==> inputs of run a <==
// battleship
module battleship(
input wire clk,
input wire rst,  
input wire ARDUINO_A0,    
input wire ARDUINO_A1,    
input wire ARDUINO_A2,    
input wire ARDUINO_A3,    
output reg ARDUINO_IO0,   
output reg ARDUINO_IO1,   
output reg ARDUINO_IO2,   
output reg ARDUINO_IO6,   
output reg ARDUINO_IO7,   
output reg ARDUINO_IO8,   
output reg ARDUINO_IO9,   
output reg ARDUINO_IO10,  
output reg ARDUINO_IO11,  
output reg ARDUINO_A4,  
output reg ARDUINO_A5,  
output reg PMOD1_D0_P,  
output reg PMOD1_D0_N,  
output reg PMOD1_D1_P,  
output reg PMOD1_D1_N,  
output reg PMOD1_D2_P,  
output reg PMOD1_D2_N,  
output reg PMOD2_D0_P,  
output reg PMOD2_D0_N,  
output reg PMOD2_D1_P,  
output reg PMOD2_D2_P,  
output reg PMOD2_D2_N,  
output reg PMOD2_D3_P,  
output reg ARDUINO_IO3,   
output reg ARDUINO_IO4,   
output reg ARDUINO_IO5    
);
Settings: LEC_CHECK=0, ABC_AREA=1, CAP_MARGIN=35, CELL_PAD_IN_SITES_GLOBAL_PLACEMENT=2, CORE_ASPECT_RATIO=1.86, CORE_MARGIN=7, CORE_UTILIZATION=19, CTS_CLUSTER_SIZE=79, PLACE_DENSITY_LB_ADDON=0.18, SETUP_SLACK_MARGIN=0.36, SLEW_MARGIN=20, TNS_END_PERCENT=90; clock period 6.47 ns.
run.sh (not shown) runs the stock make flow with config.mk's settings and CLKGATE_MAP_FILE=.
==> run b (differences from run a) <==
Settings changed: CELL_PAD_IN_SITES_GLOBAL_PLACEMENT 2 to default, CORE_ASPECT_RATIO 1.86 to default, CORE_MARGIN 7 to 2, CORE_UTILIZATION 19 to 70, CTS_CLUSTER_SIZE 79 to 16, HOLD_SLACK_MARGIN from default to -0.09, PLACE_DENSITY_LB_ADDON 0.18 to default, SETUP_SLACK_MARGIN 0.36 to default, TNS_END_PERCENT 90 to default.
==> flow/constraint.sdc (replaced) <==
create_clock -name core_clock -period 2.63 [get_ports {clk}]
set_input_delay 0.5260 -clock core_clock [delete_from_list [all_inputs] [get_ports {clk}]]
set_output_delay 0.5260 -clock core_clock [all_outputs]
set_load 0.01 [all_outputs]
==> run c (differences from run a) <==
Settings changed: CAP_MARGIN 35 to 20, CELL_PAD_IN_SITES_GLOBAL_PLACEMENT 2 to default, CORE_ASPECT_RATIO 1.86 to default, CORE_MARGIN 7 to 2, CORE_UTILIZATION 19 to 45, CTS_CLUSTER_SIZE 79 to default, PLACE_DENSITY_LB_ADDON 0.18 to default, SETUP_SLACK_MARGIN 0.36 to default, TNS_END_PERCENT 90 to default.
==> flow/constraint.sdc (replaced) <==
create_clock -name core_clock -period 1.76 [get_ports {clk}]
set_input_delay 0.3520 -clock core_clock [delete_from_list [all_inputs] [get_ports {clk}]]
set_output_delay 0.3520 -clock core_clock [all_outputs]
set_load 0.01 [all_outputs]
==> comparison <==
Run b reached the layout checks and failed them: setup timing. Run c reached the layout checks and failed them: setup timing. Run a produced a clean layout. Between run c and run a, the lower hold slack is in run c (gap 0.033 ns). The lowest maximum frequency belongs to run a, the highest to run c. First-iteration DRC count, lowest first: run a, run c, run b. The highest cell area belongs to run c, the lowest to run a. In clock-buffer cell count, run c and run b do not differ. In die size, run a is at 2.5 times the value of run c.


==> run H <==
battleship again, from the RTL that the note above started with.
Design battleship, start of the top module:
module battleship(
input wire clk,
input wire rst,  
input wire ARDUINO_A0,    
input wire ARDUINO_A1,    
input wire ARDUINO_A2,    
input wire ARDUINO_A3,    
output reg ARDUINO_IO0,   
output reg ARDUINO_IO1,   
output reg ARDUINO_IO2,   
output reg ARDUINO_IO6,   
output reg ARDUINO_IO7,   
output reg ARDUINO_IO8,   
output reg ARDUINO_IO9,   
output reg ARDUINO_IO10,  
output reg ARDUINO_IO11,  
output reg ARDUINO_A4,  
output reg ARDUINO_A5,  
output reg PMOD1_D0_P,  
output reg PMOD1_D0_N,  
output reg PMOD1_D1_P,  
output reg PMOD1_D1_N,  
output reg PMOD1_D2_P,  
output reg PMOD1_D2_N,  
output reg PMOD2_D0_P,  
output reg PMOD2_D0_N,  
output reg PMOD2_D1_P,  
output reg PMOD2_D2_P,  
output reg PMOD2_D2_N,  
output reg PMOD2_D3_P,  
output reg ARDUINO_IO3,   
output reg ARDUINO_IO4,   
output reg ARDUINO_IO5    
);
Settings: LEC_CHECK=0, CAP_MARGIN=20, CELL_PAD_IN_SITES_GLOBAL_PLACEMENT=2, CORE_ASPECT_RATIO=0.5, CORE_MARGIN=2, CORE_UTILIZATION=45, CTS_CLUSTER_DIAMETER=329, CTS_CLUSTER_SIZE=98, PLACE_DENSITY=0.89, SLEW_MARGIN=20; clock period 5.0 ns.
==> run E (differences from run H) <==
==> flow/config.mk (replaced) <==
export PLATFORM = sky130hd
export DESIGN_NAME = battleship
export DESIGN_NICKNAME = battleship
export VERILOG_FILES = /design/flow/design.v
export SDC_FILE = /design/flow/constraint.sdc
export NUM_CORES = 4
export LEC_CHECK = 0
export ABC_AREA = 1
export CAP_MARGIN = 20
export CORE_ASPECT_RATIO = 1.46
export CORE_MARGIN = 2
export CORE_UTILIZATION = 72
export SLEW_MARGIN = 20
==> flow/constraint.sdc (replaced) <==
create_clock -name core_clock -period 3.41 [get_ports {clk}]
set_input_delay 0.6820 -clock core_clock [delete_from_list [all_inputs] [get_ports {clk}]]
set_output_delay 0.6820 -clock core_clock [all_outputs]
set_load 0.01 [all_outputs]
==> impl_results.html <==
<h3>Flow metrics</h3>
<table>
<tr><th>Metric</th><th>Value</th></tr>
<tr><th colspan="2">Layout</th></tr>
<tr><td>CLK BUF</td><td>21</td></tr>
<tr><td>Non-clock buffer share</td><td>3.53%</td></tr>
<tr><td>Bufs w/o clock</td><td>41</td></tr>
<tr><th colspan="2">Placement</th></tr>
<tr><td>Worst-case setup slack after placement</td><td>579 ps</td></tr>
<tr><th colspan="2">Final timing</th></tr>
<tr><td>Period Utilization, post-route</td><td>87.9%</td></tr>
<tr><th colspan="2">Synthesis</th></tr>
<tr><td>Proportion of netlist area held by the largest area contributor</td><td>35.3%</td></tr>
<tr><td>Syn Std Cell Area</td><td>9640 um2</td></tr>
<tr><td>Area reported by Yosys stat</td><td>9640 um2</td></tr>
<tr><td>Count of mapped cells out of synthesis</td><td>1165</td></tr>
<tr><th colspan="2">Power and ir drop</th></tr>
<tr><td>Switching Fraction</td><td>21.9%</td></tr>
<tr><td>Combinational power share</td><td>2.0%</td></tr>
<tr><th colspan="2">Status</th></tr>
<tr><td>Status</td><td>no timing/DRC/antenna violations</td></tr>
<tr><th colspan="2">Setup path</th></tr>
<tr><td>Critical path destination</td><td>gameLogicState[3]$_SDFFE_PP0P_</td></tr>
<tr><th colspan="2">Global routing</th></tr>
<tr><td>Global-route track usage on met1</td><td>30.4%</td></tr>
<tr><th colspan="2">Min path</th></tr>
<tr><td>Startpoint of the most critical hold path</td><td>playerOneSHIPSBoard[8][1]$_SDFFE_PP1P_</td></tr>
<tr><th colspan="2">Drt</th></tr>
<tr><td>Routed WL</td><td>23.3 mm</td></tr>
</table>
The numbers above come from run H.

==> impl_results.html <==
<h3>Flow metrics</h3>
<table>
<tr><th>Metric</th><th>Value</th></tr>
<tr><th colspan="2">Final timing</th></tr>
<tr><td>Final-layout worst hold slack</td><td>449 ps</td></tr>
<tr><td>Period Utilization, post-route</td><td>93.3%</td></tr>
<tr><th colspan="2">Status</th></tr>
<tr><td>Status</td><td>no timing/DRC/antenna violations</td></tr>
<tr><th colspan="2">Synthesis</th></tr>
<tr><td>Count of mapped cells out of synthesis</td><td>1509</td></tr>
<tr><td>Area reported by Yosys stat</td><td>10400 um2</td></tr>
<tr><th colspan="2">Layout</th></tr>
<tr><td>Non-clock buffer share</td><td>3.76%</td></tr>
<tr><td>Bufs w/o clock</td><td>48</td></tr>
<tr><td>CLK BUF</td><td>17</td></tr>
<tr><th colspan="2">Setup path</th></tr>
<tr><td>CP max FO</td><td>7</td></tr>
<tr><td>Critical path destination</td><td>gameLogicState[0]$_SDFFE_PP0P_</td></tr>
<tr><th colspan="2">Power and ir drop</th></tr>
<tr><td>Switching Fraction</td><td>23.9%</td></tr>
<tr><td>Combinational power share</td><td>3.0%</td></tr>
<tr><th colspan="2">Min path</th></tr>
<tr><td>Startpoint of the most critical hold path</td><td>gameLogicState[5]$_SDFFE_PP0P_</td></tr>
<tr><th colspan="2">Drt</th></tr>
<tr><td>Routed WL</td><td>26.1 mm</td></tr>
<tr><th colspan="2">Global routing</th></tr>
<tr><td>Global-route track usage on met1</td><td>39.3%</td></tr>
<tr><th colspan="2">Placement</th></tr>
<tr><td>Worst-case setup slack after placement</td><td>66.3 ps</td></tr>
</table>
The numbers above come from run E.



==> build 6: inputs <==
battleship again, from the RTL that the note above started with.
Settings: LEC_CHECK=0, CAP_MARGIN=20, CORE_ASPECT_RATIO=0.5, CORE_MARGIN=2, CORE_UTILIZATION=40, CTS_CLUSTER_DIAMETER=329, CTS_CLUSTER_SIZE=98, GPL_ROUTABILITY_DRIVEN=0, PLACE_DENSITY=0.47, SLEW_MARGIN=20, TNS_END_PERCENT=55; clock period 5.0 ns.
==> trial 72: changes against build 6 <==
==> flow/config.mk (replaced) <==
export PLATFORM = sky130hd
export DESIGN_NAME = battleship
export DESIGN_NICKNAME = battleship
export VERILOG_FILES = /design/flow/design.v
export SDC_FILE = /design/flow/constraint.sdc
export NUM_CORES = 4
export LEC_CHECK = 0
export ABC_AREA = 1
export CAP_MARGIN = 20
export CORE_MARGIN = 2
export CORE_UTILIZATION = 64
export SLEW_MARGIN = 20
==> flow/constraint.sdc (replaced) <==
create_clock -name core_clock -period 2.91 [get_ports {clk}]
set_input_delay 0.5820 -clock core_clock [delete_from_list [all_inputs] [get_ports {clk}]]
set_output_delay 0.5820 -clock core_clock [all_outputs]
set_load 0.01 [all_outputs]
==> trial 30: changes against build 6 <==
==> flow/config.mk (replaced) <==
export PLATFORM = sky130hd
export DESIGN_NAME = battleship
export DESIGN_NICKNAME = battleship
export VERILOG_FILES = /design/flow/design.v
export SDC_FILE = /design/flow/constraint.sdc
export NUM_CORES = 4
export LEC_CHECK = 0
export ABC_AREA = 1
export CAP_MARGIN = 20
export CORE_MARGIN = 2
export CORE_UTILIZATION = 72
export CTS_CLUSTER_DIAMETER = 393
export CTS_CLUSTER_SIZE = 98
export SLEW_MARGIN = 20
==> flow/constraint.sdc (replaced) <==
create_clock -name core_clock -period 2.91 [get_ports {clk}]
set_input_delay 0.5820 -clock core_clock [delete_from_list [all_inputs] [get_ports {clk}]]
set_output_delay 0.5820 -clock core_clock [all_outputs]
set_load 0.01 [all_outputs]
==> trial 86: changes against build 6 <==
==> flow/config.mk (replaced) <==
export PLATFORM = sky130hd
export DESIGN_NAME = battleship
export DESIGN_NICKNAME = battleship
export VERILOG_FILES = /design/flow/design.v
export SDC_FILE = /design/flow/constraint.sdc
export NUM_CORES = 4
export LEC_CHECK = 0
export CAP_MARGIN = 20
export CORE_MARGIN = 2
export CORE_UTILIZATION = 29
export SLEW_MARGIN = 20
==> flow/constraint.sdc (replaced) <==
create_clock -name core_clock -period 7.92 [get_ports {clk}]
set_input_delay 1.5840 -clock core_clock [delete_from_list [all_inputs] [get_ports {clk}]]
set_output_delay 1.5840 -clock core_clock [all_outputs]
set_load 0.01 [all_outputs]
==> run notes <==
fresh numbers from the pnr run: Final Core Density 0.335, part of the power in registers 0.522, status no timing/DRC/antenna violations, Slew headroom 0.367, final instance area 10,900 um^2, vias in the first global route 7,761, vias per std cell between 5 and 6
the above is filed under trial 86

==> run notes <==
fresh numbers from the pnr run: fin worst setup slack -23.0 ps, area fraction in compound gates 0.119, # setup viols final 6, Slew headroom 0.537, vias in the first global route about 9,400, Final Core Density 0.763, final instance area around 12,000 um^2, vias per std cell 5.51, FFs w/ async S/R, synth 0, status failed layout checks, SO Viols negative setup slack, part of the power in registers 0.512
the above is filed under trial 72

==> run notes <==
fresh numbers from the pnr run: yosys adder share 0.0472, vias in the first global route about 7,500, status no timing/DRC/antenna violations, vias per std cell between 5 and 6, simple-gate share of the synthesized area 0.277, main logic family after synthesis simple AND/OR/NAND/NOR gates, final instance area between 10,000 and 15,000 um^2, Slew headroom 0.303, Core Box Area around 24,000 um^2
the above is filed under build 6

==> run notes <==
fresh numbers from the pnr run: status failed layout checks, SO Viols negative setup slack, vias in the first global route between 9,000 and 10,000, FP Util 0.742, Sequential Power 2.68 mW, Final Core Density 0.869, Highest Signal Layer met4, vias per std cell 5.96, grt met1 use 0.416, # setup viols final 38, final instance area between 10,000 and 15,000 um^2, part of the power in registers 0.521, fin worst setup slack -204 ps
the above is filed under trial 30

No activity file was given, so power comes from the tool's default toggle rates.
